==> tundra: inputs <==
// Lorenz3D
module Lorenz3D(
    clk,
    rst,
    seed_x,
    seed_y,
    seed_z,
    pinX,
    pinY,
    pinZ,
	serial_data,
    x,
    y,
    z
    );
	input wire clk;
    input wire rst;
    input wire [31:0] seed_x;
    input wire [31:0] seed_y;
    input wire [31:0] seed_z;
    output wire pinX;
    output wire pinY;
    output wire pinZ;
    output wire serial_data;
    output wire [31:0] x;
    output wire [31:0] y;
    output wire [31:0] z;
    reg [2:0] i;
    wire [7:0] inputdata;
    wire       done_bit;
    reg        start;
    wire       active;
    wire       out_serial;
    reg        triger;
    reg [3:0] count;
	wire signed [31:0] xm , ym , zm;
	wire signed [31:0] scale = {7'b0001001 , 25'b0000001111010111000010100};
	reg [31:0] key; 
	reg [2:0]  i_n;
	reg        start_n;
	reg        triger_n;
	reg [31:0] key_n;
	wire slowclock;
	wire slowclock_rise;
	Slowclock clock ( .clk(clk), .rst(rst), .slowclock(slowclock), .slowclock_rise(slowclock_rise));
    Lorenz  L1(
     .clk(clk),
     .rst(rst),
     .en(slowclock_rise),
     .seed_x(seed_x),
     .seed_y(seed_y),
     .seed_z(seed_z),
     .x(x),
     .y(y),
     .z(z)
    );
  ...
Settings: LEC_CHECK=0, CAP_MARGIN=0, CORE_ASPECT_RATIO=0.71, CORE_MARGIN=2, CORE_UTILIZATION=72, CTS_CLUSTER_SIZE=90, HOLD_SLACK_MARGIN=0.27, MAX_ROUTING_LAYER=met4, PLACE_DENSITY_LB_ADDON=0.02, SETUP_SLACK_MARGIN=3.3, SLEW_MARGIN=20, TNS_END_PERCENT=40; clock period 11.3 ns.
run.sh (not shown) runs the stock make flow with config.mk's settings and CLKGATE_MAP_FILE=.
==> inputs of lagoon, as changes to tundra <==
CAP_MARGIN = 40   (was 0)
CORE_ASPECT_RATIO = not set   (was 0.71)
CTS_CLUSTER_SIZE = 25   (was 90)
HOLD_SLACK_MARGIN = 0.3   (was 0.27)
PLACE_DENSITY = 0.91   (was not set)
PLACE_DENSITY_LB_ADDON = not set   (was 0.02)
SETUP_SLACK_MARGIN = 0.07   (was 3.3)
SLEW_MARGIN = 10   (was 20)
TNS_END_PERCENT = 60   (was 40)
==> flow/constraint.sdc (replaced) <==
create_clock -name core_clock -period 11.1 [get_ports {clk}]
set_input_delay 2.2200 -clock core_clock [delete_from_list [all_inputs] [get_ports {clk}]]
set_output_delay 2.2200 -clock core_clock [all_outputs]
set_load 0.01 [all_outputs]
==> inputs of umber, as changes to tundra <==
ABC_AREA = 0   (was not set)
CAP_MARGIN = 20   (was 0)
CORE_ASPECT_RATIO = not set   (was 0.71)
CORE_UTILIZATION = 70   (was 72)
CTS_CLUSTER_SIZE = not set   (was 90)
HOLD_SLACK_MARGIN = not set   (was 0.27)
MAX_ROUTING_LAYER = not set   (was met4)
PLACE_DENSITY_LB_ADDON = 0.25   (was 0.02)
SETUP_SLACK_MARGIN = not set   (was 3.3)
SLEW_MARGIN = 0   (was 20)
TNS_END_PERCENT = not set   (was 40)
==> flow/constraint.sdc (replaced) <==
create_clock -name core_clock -period 24.0 [get_ports {clk}]
set_input_delay 4.8000 -clock core_clock [delete_from_list [all_inputs] [get_ports {clk}]]
set_output_delay 4.8000 -clock core_clock [all_outputs]
set_load 0.01 [all_outputs]
==> summary of the runs <==
tundra reached the layout checks and failed them: setup timing. umber ran to the end with no violations. lagoon finished with setup timing left. Of umber and tundra, tundra has the higher global-route usage (gap 3.9 points). Critical path depth: tundra > lagoon > umber. Non-clock buffer count, lowest first: umber, lagoon, tundra. The lowest sequential share of layout area belongs to tundra, the highest to umber.


==> job 279: inputs <==
Lorenz3D again, from the RTL that the note above started with.
export LEC_CHECK = 0
export CAP_MARGIN = 20
export CELL_PAD_IN_SITES_GLOBAL_PLACEMENT = 1
export CORE_MARGIN = 2
export CORE_UTILIZATION = 64
export GPL_TIMING_DRIVEN = 1
export PLACE_DENSITY_LB_ADDON = 0.06
export SETUP_SLACK_MARGIN = 3.31
export SLEW_MARGIN = 20
export TNS_END_PERCENT = 20
create_clock -name core_clock -period 11.5 [get_ports {clk}]
==> job 993: changes against job 279 <==
==> flow/config.mk (replaced) <==
export PLATFORM = sky130hd
export DESIGN_NAME = Lorenz3D
export DESIGN_NICKNAME = Lorenz3D
export VERILOG_FILES = /design/flow/design.v
export SDC_FILE = /design/flow/constraint.sdc
export NUM_CORES = 4
export LEC_CHECK = 0
export CAP_MARGIN = 0
export CELL_PAD_IN_SITES_GLOBAL_PLACEMENT = 0
export CORE_MARGIN = 2
export CORE_UTILIZATION = 72
export CTS_CLUSTER_SIZE = 80
export GPL_TIMING_DRIVEN = 1
export HOLD_SLACK_MARGIN = 0.29
export PLACE_DENSITY_LB_ADDON = 0.01
export SETUP_SLACK_MARGIN = 3.31
export SLEW_MARGIN = 20
export TNS_END_PERCENT = 65
==> job 7158: changes against job 279 <==
==> flow/config.mk (replaced) <==
export PLATFORM = sky130hd
export DESIGN_NAME = Lorenz3D
export DESIGN_NICKNAME = Lorenz3D
export VERILOG_FILES = /design/flow/design.v
export SDC_FILE = /design/flow/constraint.sdc
export NUM_CORES = 4
export LEC_CHECK = 0
export CAP_MARGIN = 20
export CORE_MARGIN = 2
export CORE_UTILIZATION = 58
export SLEW_MARGIN = 20
==> flow/constraint.sdc (replaced) <==
create_clock -name core_clock -period 13.2 [get_ports {clk}]
set_input_delay 2.6400 -clock core_clock [delete_from_list [all_inputs] [get_ports {clk}]]
set_output_delay 2.6400 -clock core_clock [all_outputs]
set_load 0.01 [all_outputs]
==> out/qor.txt <==
Status: finished clean
Multi-input combinational cell area: 62900 µm²
Buf/Inv on CP: 9
Final min period: 12520 ps
(the above is from job 7158)
==> out/qor.txt <==
Status: complete, but fails checks
Multi-input combinational cell area: 65000 µm²
# setup viols final: 4
Setup slack after layout: -74.4 ps
Final min period: 11570 ps
Failing Checks: negative setup slack
Buf/Inv on CP: 8
(the above is from job 279)
==> out/qor.txt <==
Multi-input combinational cell area: 64700 µm²
Setup slack after layout: -73.8 ps
Failing Checks: negative setup slack
Status: complete, but fails checks
Buf/Inv on CP: 11
# setup viols final: 5
(the above is from job 993)


==> inputs of v29 <==
==> flow/design.v <==
`timescale 1ns / 1ps
module signed_mult(a , b , out);
    output [31:0] out;
    input signed [31:0] a;
    input signed [31:0] b;
    wire signed [63:0] mult_out;
    assign mult_out = a*b;
    assign out  = {mult_out[63] , mult_out[55:25]};
endmodule
`timescale 1ns / 1ps
module Lorenz(clk , rst , en , seed_x , seed_y , seed_z , x , y , z);
    wire signed [31:0] sigma = {7'b0001010 , 25'b0};  
    wire signed [31:0] beta = {7'b0000010 , 25'b1010101010101010101010101};  
    wire signed [31:0] rho = {7'b0011100 , 25'b0};  
    wire signed [31:0] scale = {7'b0000001 , 20'b10000000001010101010};
    wire signed [31:0] dt = {7'b0 , 20'b00000001000000000000};
    parameter signed [31:0] xo = {7'b1000001 , 25'b0};  
    parameter signed [31:0] yo = {7'b0 , 25'b0001100110011001100110011};  
    parameter signed [31:0] zo = {7'b0011001 , 25'b0};  
    input wire clk;
    input wire rst;
    input wire en;
    input wire signed [31:0] seed_x;
    input wire signed [31:0] seed_y;
    input wire signed [31:0] seed_z;
    output reg signed [31:0] x;
    output reg signed [31:0] y;
    output reg signed [31:0] z;
    reg signed [26:0] dx;
    reg signed [26:0] dy;
    reg signed [26:0] dz;
    wire signed [31:0] m1 , m2 , m3 , m4 , m5 , m6 , m7 , m8 , m9;
    signed_mult sm1 (.a(m1) , .b(sigma) , .out(m2));
    signed_mult sm2 (.a(m3) , .b(m4) , .out(m5));
    signed_mult sm3 (.a(m3) , .b(y) , .out(m6));
    signed_mult sm4 (.a(m7) , .b(beta) , .out(m8));
    assign m1 = (y - x) >>> 8;
    assign m3 = x >>> 8;
    assign m4 = rho - z;
    assign m7 = z >>> 8;
    assign m9 = (y >>> 8);
    always@(posedge clk)
    begin
        if (rst)
        begin
            x <= seed_x;
            y <= seed_y;
            z <= seed_z;
        end
        else if (en)
        begin
            x <= x + m2;
            y <= y + m5 - m9;
            z <= z + m6 - m8;
        end
    end
endmodule
`timescale 1ns / 1ps
module Slowclock(
    input clk,
    input rst,
    output slowclock,
    output slowclock_rise
    );
    reg [25:0] counter;
    reg clockout;
    always@(posedge clk)
    begin
        if (rst)
        begin
            counter <= 0;
            clockout <= 0;
        end
        else if( counter == 1)
        begin
            clockout <= !clockout;        
            counter <= 0;
        end
        else
            counter <= counter + 1;
    end
    assign slowclock = clockout;
    assign slowclock_rise = (counter == 1) && !clockout;
endmodule
`timescale 1ns / 1ps
module UART_Tx1
    #(parameter CLKS_PER_BIT = 435)
    (
        input clk,
        input rst,
        input Tx_s,
        input [7:0] Tx_Data,
        output Tx_Active,
        output reg Tx_serial_out,
        output Tx_Done
    );
    localparam TX_IDLE = 3'b000;
    localparam TX_START_BIT = 3'b001;
    localparam TX_DATA_SEND = 3'b010;
    localparam TX_STOP = 3'b011;
    localparam TX_CLEAN = 3'b100;
    reg [2:0] MAIN_STATE;
    reg [9:0] clk_count;
    reg [2:0] Bit_Index;
    reg [7:0] Send_Data;
    reg       Done;
    reg       Active;
    always@(posedge clk)
    begin
        if (rst)
        begin
            MAIN_STATE <= TX_IDLE;
            clk_count <= 0;
            Bit_Index <= 0;
            Send_Data <= 0;
            Done <= 1'b0;
            Active <= 1'b0;
            Tx_serial_out <= 1'b1;
        end
        else
        case(MAIN_STATE)
            TX_IDLE:
                begin
                    Tx_serial_out <= 1'b1;
                    Done <= 1'b0;
                    clk_count <= 1'b0;
                    Bit_Index <= 1'b0;
                    if(Tx_s == 1'b1)
                        begin
                            Active <= 1'b1;
                            Send_Data <= Tx_Data;
                            MAIN_STATE <= TX_START_BIT;
                        end
                     else
                        MAIN_STATE <= TX_IDLE;
                end
            TX_START_BIT:
                begin
                    Tx_serial_out <= 1'b0;
                    if(clk_count < CLKS_PER_BIT - 1)
                        begin
                            clk_count <= clk_count + 1;
                            MAIN_STATE <= TX_START_BIT;
                        end
                    else
                        begin    
                            clk_count <= 1'b0;
                            MAIN_STATE <= TX_DATA_SEND;
                        end
                end       
            TX_DATA_SEND:
                begin
                    Tx_serial_out <= Send_Data[Bit_Index];
                    if(clk_count < CLKS_PER_BIT - 1)
                        begin
                            clk_count <= clk_count + 1;
                            MAIN_STATE <= TX_DATA_SEND;
                        end
                    else
                        begin
                            clk_count <= 1'b0;
                            if(Bit_Index < 7)
                                begin
                                    Bit_Index <= Bit_Index + 1;
                                    MAIN_STATE <= TX_DATA_SEND;
                                end
                            else
                                begin
                                    Bit_Index <= 1'b0;
                                    MAIN_STATE <= TX_STOP;
                                end
                        end
                end
            TX_STOP:
                begin
                    Tx_serial_out <= 1'b1;
                    if(clk_count < CLKS_PER_BIT - 1)
                        begin
                            clk_count <= clk_count + 1;
                            MAIN_STATE <= TX_STOP;
                        end
                    else
                        begin
                            Done <= 1'b1;
                            clk_count <= 1'b0;
                            MAIN_STATE <= TX_CLEAN;
                            Active <= 1'b0;
                        end    
                end
            TX_CLEAN:
                begin
                    Done <= 1'b1;
                    MAIN_STATE <= TX_IDLE;
                end
            default:
                MAIN_STATE <= TX_IDLE;    
        endcase
    end
    assign Tx_Active = Active;
    assign Tx_Done = Done;
endmodule
`timescale 1ns / 1ps
module delta_sigma_dac(clk, rst, PWM_in, PWM_out);
input wire clk;
input wire rst;
input wire [15:0] PWM_in;
output reg PWM_out;
reg [16:0] PWM_accumulator;
wire [16:0] PWM_sum = PWM_accumulator + PWM_in;
always @(posedge clk) 
begin
     if (rst)
     begin
          PWM_accumulator <= 0;
          PWM_out <= 0;
     end
     else
     begin
          PWM_out <= PWM_sum[16];
          PWM_accumulator <= {1'b0, PWM_sum[15:0]};
     end
end 
endmodule
`timescale 1ns / 1ps
module Lorenz3D(
    clk,
    rst,
    seed_x,
    seed_y,
    seed_z,
    pinX,
    pinY,
    pinZ,
	serial_data,
    x,
    y,
    z
    );
	input wire clk;
    input wire rst;
    input wire [31:0] seed_x;
    input wire [31:0] seed_y;
    input wire [31:0] seed_z;
    output wire pinX;
    output wire pinY;
    output wire pinZ;
    output wire serial_data;
    output wire [31:0] x;
    output wire [31:0] y;
    output wire [31:0] z;
    reg [2:0] i;
    wire [7:0] inputdata;
    wire       done_bit;
    reg        start;
    wire       active;
    wire       out_serial;
    reg        triger;
    reg [3:0] count;
	wire signed [31:0] xm , ym , zm;
	wire signed [31:0] scale = {7'b0001001 , 25'b0000001111010111000010100};
	reg [31:0] key; 
	reg [2:0]  i_n;
	reg        start_n;
	reg        triger_n;
	reg [31:0] key_n;
	wire slowclock;
	wire slowclock_rise;
	Slowclock clock ( .clk(clk), .rst(rst), .slowclock(slowclock), .slowclock_rise(slowclock_rise));
    Lorenz  L1(
     .clk(clk),
     .rst(rst),
     .en(slowclock_rise),
     .seed_x(seed_x),
     .seed_y(seed_y),
     .seed_z(seed_z),
     .x(x),
     .y(y),
     .z(z)
    );
	UART_Tx1  #(435) U1 ( .clk(clk), .rst(rst), .Tx_s(start), .Tx_Data(inputdata), .Tx_Active(active),  .Tx_serial_out(out_serial), .Tx_Done(done_bit));
	always@(posedge clk)
    begin
        i_n = i;
        start_n = start;
        triger_n = triger;
        key_n = key;
        if(done_bit == 1'b1)
        begin
            i_n = i_n + 1;
        end
        if( i_n == 3'b000 && triger_n == 1'b1)
        begin
            key_n = x;            
            start_n = 1;
            triger_n = 0;
        end
        if(i_n == 3'b100)
        begin
            i_n = 0;
            triger_n = 1;
        end
        if (rst)
        begin
            i <= 0;
            start <= 0;
            triger <= 1;
        end
        else
        begin
            i <= i_n;
            start <= start_n;
            triger <= triger_n;
            key <= key_n;
        end
    end
	delta_sigma_dac d1 (.clk(clk), .rst(rst), .PWM_in(x[31:9]), .PWM_out(pinX));
    delta_sigma_dac d2 (.clk(clk), .rst(rst), .PWM_in(y[31:9]), .PWM_out(pinY));
	delta_sigma_dac d3 (.clk(clk), .rst(rst), .PWM_in(z[31:9]), .PWM_out(pinZ));
	signed_mult sm1 (.a(x) , .b(scale) , .out(xm));
	signed_mult sm2 (.a(y) , .b(scale) , .out(ym));
	signed_mult sm3 (.a(z) , .b(scale) , .out(zm));
	assign serial_data = out_serial;
    assign inputdata = key[((i + 1) * 8 - 1) -: 8];
endmodule
==> flow/run.sh <==
#!/bin/bash
# the make line also repeats each setting of config.mk as NAME=value (left out here)
make -C /OpenROAD-flow-scripts/flow DESIGN_CONFIG=/design/flow/config.mk WORK_HOME=/design/flow/orfs CLKGATE_MAP_FILE= finish
==> flow/config.mk <==
export PLATFORM = sky130hd
export DESIGN_NAME = Lorenz3D
export DESIGN_NICKNAME = Lorenz3D
export VERILOG_FILES = /design/flow/design.v
export SDC_FILE = /design/flow/constraint.sdc
export NUM_CORES = 4
export LEC_CHECK = 0
export CAP_MARGIN = 40
export CORE_MARGIN = 2
export CORE_UTILIZATION = 72
export CTS_CLUSTER_SIZE = 25
export HOLD_SLACK_MARGIN = 0.3
export MAX_ROUTING_LAYER = met5
export SETUP_SLACK_MARGIN = 0.03
export SLEW_MARGIN = 10
export TNS_END_PERCENT = 60
==> flow/constraint.sdc <==
create_clock -name core_clock -period 11.1 [get_ports {clk}]
set_input_delay 2.2200 -clock core_clock [delete_from_list [all_inputs] [get_ports {clk}]]
set_output_delay 2.2200 -clock core_clock [all_outputs]
set_load 0.01 [all_outputs]
==> inputs of v6, as changes to v29 <==
==> flow/config.mk (replaced) <==
export PLATFORM = sky130hd
export DESIGN_NAME = Lorenz3D
export DESIGN_NICKNAME = Lorenz3D
export VERILOG_FILES = /design/flow/design.v
export SDC_FILE = /design/flow/constraint.sdc
export NUM_CORES = 4
export LEC_CHECK = 0
export CAP_MARGIN = 20
export CORE_MARGIN = 2
export CORE_UTILIZATION = 25
export SLEW_MARGIN = 20
==> flow/constraint.sdc (replaced) <==
create_clock -name core_clock -period 14.1 [get_ports {clk}]
set_input_delay 2.8200 -clock core_clock [delete_from_list [all_inputs] [get_ports {clk}]]
set_output_delay 2.8200 -clock core_clock [all_outputs]
set_load 0.01 [all_outputs]
==> results <==
Die size: v29 is smaller than v6 (about 65%).
In area after synthesis, v29 and v6 do not differ.
Of v29 and v6, v6 has the higher cell count (gap about 18%, measured against v6).
Between v29 and v6, the lower routed wire length is in v29 (gap 3.9%, measured against v6).
Register-to-register slack: v29 is worse than v6 (1.2 ns).
In v6 the first-iteration DRC count is smaller than in v29, by about 34%.
In v29 the hold slack is lower than in v6, by 0.022 ns.
v6 finished clean. v29 produced a layout that fails on setup timing.
In v6 the clock skew is higher than in v29, by 0.046 ns.
In v6 the worst setup slack is better than in v29, by 1.2 ns.
==> figures <==
quantity                                                                     v29              v6
Post-placement worst setup slack                                       -0.708 ns        0.343 ns
Arrival time at the worst endpoint                                      11.75 ns        13.59 ns
Largest fanout of any net on the critical path                                 5              24
Result of the run                                     complete, but fails checks  finished clean
Layout check failures                                               setup timing               -
Cell Rows                                                                    120             204
Final nets                                                                 11500           11000
Non-clock buffering overhead                                               8.01%           3.98%
Reg-to-reg slack, setup                                                 -0.33 ns         0.89 ns
Logic share of the area                                                    73.3%           73.1%
First DRT Iteration DRCs                                                    5751            3782
Warning total across the stage logs                                           62              61
Final core occ                                                             81.7%           28.0%
Worst-skew pair later-pin latency                                        0.62 ns         0.68 ns
Min Clock Period, post-route                                            11.43 ns        13.21 ns
Detail Route met3 WL                                                    32200 um        21600 um
Pin count of the biggest net entering global routing                          87             142
Tally of filler cells in the layout                                         6743           32900
Met1 layer usage reported by global route                                  54.4%           20.7%
Area of the multi-input gates                                       0.0639 sq mm    0.0630 sq mm
